==> inputs of 01-24 <==
==> flow/design.v (excerpt) <==
module comparator_latch #
(
  parameter n_to_response_time = -1038,
  parameter p_to_response_time = -1020,
  parameter const_response_time = 1285,
  parameter n_to_tau = -1248,
  parameter p_to_tau = 1037,
  parameter const_tau = 1042,
  parameter n_to_response_time_lh = -1752,
  parameter p_to_response_time_lh = -1006,
  parameter const_response_time_lh = 1185,
  parameter n_to_tau_lh = 1131,
  parameter p_to_tau_lh = -1115,
  parameter const_tau_lh = 1529
)
(
  input clk,
  input reset,
  input sys_clk,
  input [15-1:0] n,
  input [15-1:0] p,
  output [35-1:0] out
);
make LEC_CHECK=0 CAP_MARGIN=0 CORE_MARGIN=2 CORE_UTILIZATION=70 CTS_CLUSTER_DIAMETER=370 CTS_CLUSTER_SIZE=64 SETUP_SLACK_MARGIN=3.72 SLEW_MARGIN=20 finish   # period 13.9 ns
run.sh (not shown) runs the stock make flow with config.mk's settings and CLKGATE_MAP_FILE=.
==> 08-27 (differences from 01-24) <==
- CAP_MARGIN: 0 -> 20
- CORE_UTILIZATION: 70 -> 17
- CTS_CLUSTER_DIAMETER: 370 -> default
- CTS_CLUSTER_SIZE: 64 -> default
- SETUP_SLACK_MARGIN: 3.72 -> default
==> flow/constraint.sdc (replaced) <==
create_clock -name core_clock -period 24.8 [get_ports {clk}]
set_input_delay 4.9600 -clock core_clock [delete_from_list [all_inputs] [get_ports {clk}]]
set_output_delay 4.9600 -clock core_clock [all_outputs]
set_load 0.01 [all_outputs]
==> summary of the runs <==
Against 08-27, the cell count of 01-24 is lower by 21%. Of 08-27 and 01-24, 08-27 has the higher sequential share of layout area (gap 0.081 points). Of 08-27 and 01-24, 01-24 has the higher first-iteration DRC count (gap 55%, measured against 01-24). The die area of 08-27 is 4.1 times that of 01-24. 01-24 reached the layout checks and failed them: setup timing. 08-27 completed with no timing, DRC or antenna violations.

* * *

==> v13: inputs <==
Starting RTL as in the previous note.
clock: 17.3 ns
lec_check: 0
abc_area: 1
cap_margin: 20
core_margin: 2
core_utilization: 71
cts_cluster_diameter: 344
cts_cluster_size: 52
max_routing_layer: met4
slew_margin: 20
==> inputs of v9, as changes to v13 <==
Settings changed: CORE_ASPECT_RATIO from default to 1.71, CTS_CLUSTER_DIAMETER 344 to 103, CTS_CLUSTER_SIZE 52 to default, PLACE_DENSITY_LB_ADDON from default to 0.05, TNS_END_PERCENT from default to 5.
==> flow/constraint.sdc (replaced) <==
create_clock -name core_clock -period 16.7 [get_ports {clk}]
set_input_delay 3.3400 -clock core_clock [delete_from_list [all_inputs] [get_ports {clk}]]
set_output_delay 3.3400 -clock core_clock [all_outputs]
set_load 0.01 [all_outputs]
==> inputs of v18, as changes to v13 <==
Settings changed: ABC_AREA 1 to default, CORE_UTILIZATION 71 to 66, CTS_CLUSTER_DIAMETER 344 to default, CTS_CLUSTER_SIZE 52 to default, MAX_ROUTING_LAYER met4 to default.
==> flow/constraint.sdc (replaced) <==
create_clock -name core_clock -period 14.6 [get_ports {clk}]
set_input_delay 2.9200 -clock core_clock [delete_from_list [all_inputs] [get_ports {clk}]]
set_output_delay 2.9200 -clock core_clock [all_outputs]
set_load 0.01 [all_outputs]
==> results <==
v9 aborted during global routing (GRT-0116). v18 completed, yet does not pass: setup timing. v13 finished with setup timing left. In v13 the non-clock buffer count is higher than in v18, by 191. Die size, lowest first: v13, v9, v18. Between v18 and v13, the lower register-to-register slack is in v18 (gap 2.5 ns). The first-iteration DRC count of v13 is 3.1 times that of v18. In sequential cell count, v13 and v18 do not differ. Clock-buffer cell count is the same in v13 and v18. Between v18 and v13, the lower cell count is in v18 (gap about 14%, measured against v13).
==> figures <==
| metric | v13 | v9 | v18 |
|---|---|---|---|
| Post-detailed-placement cell area | 69200 um^2 | 70100 um^2 | 64400 um^2 |
| Total buffers and inverters traversed by the critical path | 27 | - | 22 |
| Final number of setup-violating endpoints | 8 | - | 21 |
| Detail Route met2 WL | 96.4 mm | - | 64.5 mm |
| Multi-input gate share of total cell area | 0.716 | - | 0.727 |
| TritonCTS clock tree | built | - | built |
| MUX area fraction | 0 | 0 | 0.000578 |
| Row count | 104 | 136 | 105 |
| Number of nets at the end of the flow | 10600 | - | 9274 |
| Normalized max-slew margin | 0.120 | - | 0.425 |
| Total vias in the final route | 55900 | - | 41600 |
| Run status | complete, but fails checks | aborted with a tool error | complete, but fails checks |
| Failing step | - | global routing | - |
| Layout check failures | setup timing | - | setup timing |
| Largest stage delay on the critical path | 0.74 ns | - | 0.62 ns |
| Non-clock inverters | 2141 | - | 1842 |

* * *

==> inputs of trial 33 <==
Starting RTL as in the previous note.
// comparator_latch
module comparator_latch #
(
  parameter n_to_response_time = -1038,
  parameter p_to_response_time = -1020,
  parameter const_response_time = 1285,
  parameter n_to_tau = -1248,
  parameter p_to_tau = 1037,
  parameter const_tau = 1042,
  parameter n_to_response_time_lh = -1752,
  parameter p_to_response_time_lh = -1006,
  parameter const_response_time_lh = 1185,
  parameter n_to_tau_lh = 1131,
  parameter p_to_tau_lh = -1115,
  parameter const_tau_lh = 1529
)
(
  input clk,
  input reset,
  input sys_clk,
  input [15-1:0] n,
  input [15-1:0] p,
  output [35-1:0] out
);
make LEC_CHECK=0 ABC_AREA=1 CAP_MARGIN=20 CELL_PAD_IN_SITES_DETAIL_PLACEMENT=0 CORE_ASPECT_RATIO=0.61 CORE_MARGIN=2 CORE_UTILIZATION=72 CTS_CLUSTER_SIZE=84 GPL_TIMING_DRIVEN=1 MAX_ROUTING_LAYER=met4 MIN_ROUTING_LAYER=met1 PLACE_DENSITY_LB_ADDON=0.07 SETUP_SLACK_MARGIN=0.25 SLEW_MARGIN=20 finish   # period 18.1 ns
==> inputs of trial 34, as changes to trial 33 <==
--- a/flow/config.mk
+++ b/flow/config.mk
@@ -7,3 +7,3 @@
 export LEC_CHECK = 0
-export ABC_AREA = 1
+export ABC_AREA = 0
 export CAP_MARGIN = 20
@@ -12,9 +12,7 @@
 export CORE_MARGIN = 2
-export CORE_UTILIZATION = 72
-export CTS_CLUSTER_SIZE = 84
+export CORE_UTILIZATION = 66
+export CTS_CLUSTER_SIZE = 66
 export GPL_TIMING_DRIVEN = 1
-export MAX_ROUTING_LAYER = met4
 export MIN_ROUTING_LAYER = met1
-export PLACE_DENSITY_LB_ADDON = 0.07
-export SETUP_SLACK_MARGIN = 0.25
+export SETUP_SLACK_MARGIN = 0.74
 export SLEW_MARGIN = 20
==> flow/constraint.sdc (replaced) <==
create_clock -name core_clock -period 13.8 [get_ports {clk}]
set_input_delay 2.7600 -clock core_clock [delete_from_list [all_inputs] [get_ports {clk}]]
set_output_delay 2.7600 -clock core_clock [all_outputs]
set_load 0.01 [all_outputs]
==> inputs of build 4, as changes to trial 33 <==
--- a/flow/config.mk
+++ b/flow/config.mk
@@ -7,3 +7,3 @@
 export LEC_CHECK = 0
-export ABC_AREA = 1
+export ABC_AREA = 0
 export CAP_MARGIN = 20
@@ -12,9 +12,8 @@
 export CORE_MARGIN = 2
-export CORE_UTILIZATION = 72
-export CTS_CLUSTER_SIZE = 84
+export CORE_UTILIZATION = 58
+export CTS_CLUSTER_SIZE = 66
 export GPL_TIMING_DRIVEN = 1
-export MAX_ROUTING_LAYER = met4
 export MIN_ROUTING_LAYER = met1
 export PLACE_DENSITY_LB_ADDON = 0.07
-export SETUP_SLACK_MARGIN = 0.25
+export SETUP_SLACK_MARGIN = 1.73
 export SLEW_MARGIN = 20
==> flow/constraint.sdc (replaced) <==
create_clock -name core_clock -period 20.1 [get_ports {clk}]
set_input_delay 4.0200 -clock core_clock [delete_from_list [all_inputs] [get_ports {clk}]]
set_output_delay 4.0200 -clock core_clock [all_outputs]
set_load 0.01 [all_outputs]
==> summary.txt <==
run metrics: stage where the run ended 5_1_grt, dpl hpwl 185000 um, Error [ERROR GRT-0232] Routing congestion too high. Check the congestion heatmap in the GUI., dpl cell area 0.0692 mm2, status aborted with a tool error, post-placement cell count 9203, met1 track demand over resource 91.2%
the above is filed under trial 33

==> summary.txt <==
run results: post-route worst setup slack -5.93 ns, set of violated layout checks setup timing, status failed layout checks, number of setup violations in the final report 21
the above is filed under trial 34

==> summary.txt <==
run results: dpl cell area 0.0635 mm2, post-route worst setup slack -0.887 ns, set of violated layout checks setup timing, number of setup violations in the final report 21, post-placement cell count 7902, status failed layout checks, met1 track demand over resource 48.8%
the above is filed under build 4


* * *

==> inputs of job 8513 <==
Starting RTL as in the previous note.
make LEC_CHECK=0 ABC_AREA=1 CAP_MARGIN=25 CELL_PAD_IN_SITES_DETAIL_PLACEMENT=1 CORE_MARGIN=5 CORE_UTILIZATION=31 GPL_TIMING_DRIVEN=0 HOLD_SLACK_MARGIN=0.09 MIN_ROUTING_LAYER=met2 PLACE_DENSITY_LB_ADDON=0.05 SLEW_MARGIN=20 finish   # period 38.1 ns
==> job 1299: changes against job 8513 <==
Settings changed: ABC_AREA 1 to not set, CAP_MARGIN 25 to 20, CELL_PAD_IN_SITES_DETAIL_PLACEMENT 1 to not set, CORE_MARGIN 5 to 2, CORE_UTILIZATION 31 to 40, GPL_TIMING_DRIVEN 0 to not set, HOLD_SLACK_MARGIN 0.09 to not set, MIN_ROUTING_LAYER met2 to not set, PLACE_DENSITY_LB_ADDON 0.05 to not set.
==> flow/constraint.sdc (replaced) <==
create_clock -name core_clock -period 24.8 [get_ports {clk}]
set_input_delay 4.9600 -clock core_clock [delete_from_list [all_inputs] [get_ports {clk}]]
set_output_delay 4.9600 -clock core_clock [all_outputs]
set_load 0.01 [all_outputs]
==> comparison <==
Job 8513 completed without violations. Job 1299 completed without violations.
Of job 1299 and job 8513, job 1299 has the higher critical path depth (gap 4).
Of job 1299 and job 8513, job 8513 has the higher final cell count (gap about 20%, measured against job 8513).
Utilization: job 8513 is lower than job 1299 (9.2 points).
Against job 8513, the non-clock buffer count of job 1299 is higher by 17.
In job 1299 the count of clock-buffer cells in the layout is higher than in job 8513, by 1.
First-iteration DRC count: job 1299 is lower than job 8513 (about 70%).
Of job 1299 and job 8513, job 8513 has the higher via count (gap 39%, measured against job 8513).
Clock skew is about the same in job 8513 and job 1299.
==> figures <==
quantity                                                             job 8513                 job 1299
Outcome                                               complete, no violations  complete, no violations
Final hold slack                                                     0.442 ns                 0.483 ns
Placement-stage cell area                                          0.0615 mm²               0.0572 mm²
Crit-path max cell delay                                              0.85 ns                  0.60 ns
Gate Area                                                          0.0488 mm²               0.0465 mm²
Cell depth of the worst flop-to-flop path                                   6                        7
Area reported by Yosys stat                                        0.0573 mm²               0.0541 mm²
RePlAce Congestion                                                      0.891                    0.878
Placed wire-length estimate after detailed placement                149000 µm                106000 µm
Filler cell count                                                       22024                    13085
Width of the die                                                       440 µm                   372 µm
Chip Area                                                           0.194 mm²                0.138 mm²
Length of routed wiring on met1                                          0 µm                 55100 µm
Setup slack at placement                                             10.11 ns                 0.157 ns
Fraction of area in non-clock buffers                                  0.0184                   0.0202
Mean area per synthesized cell                                       8.40 µm²                 9.47 µm²
Tot GR Track Use                                                        0.260                    0.173
Post-synth seq share                                                  0.00874                  0.00924
Final cell area excluding filler cells                             0.0617 mm²               0.0574 mm²
Tcrit/Tclk final                                                        0.742                    0.949
# nets final                                                             9304                     8210
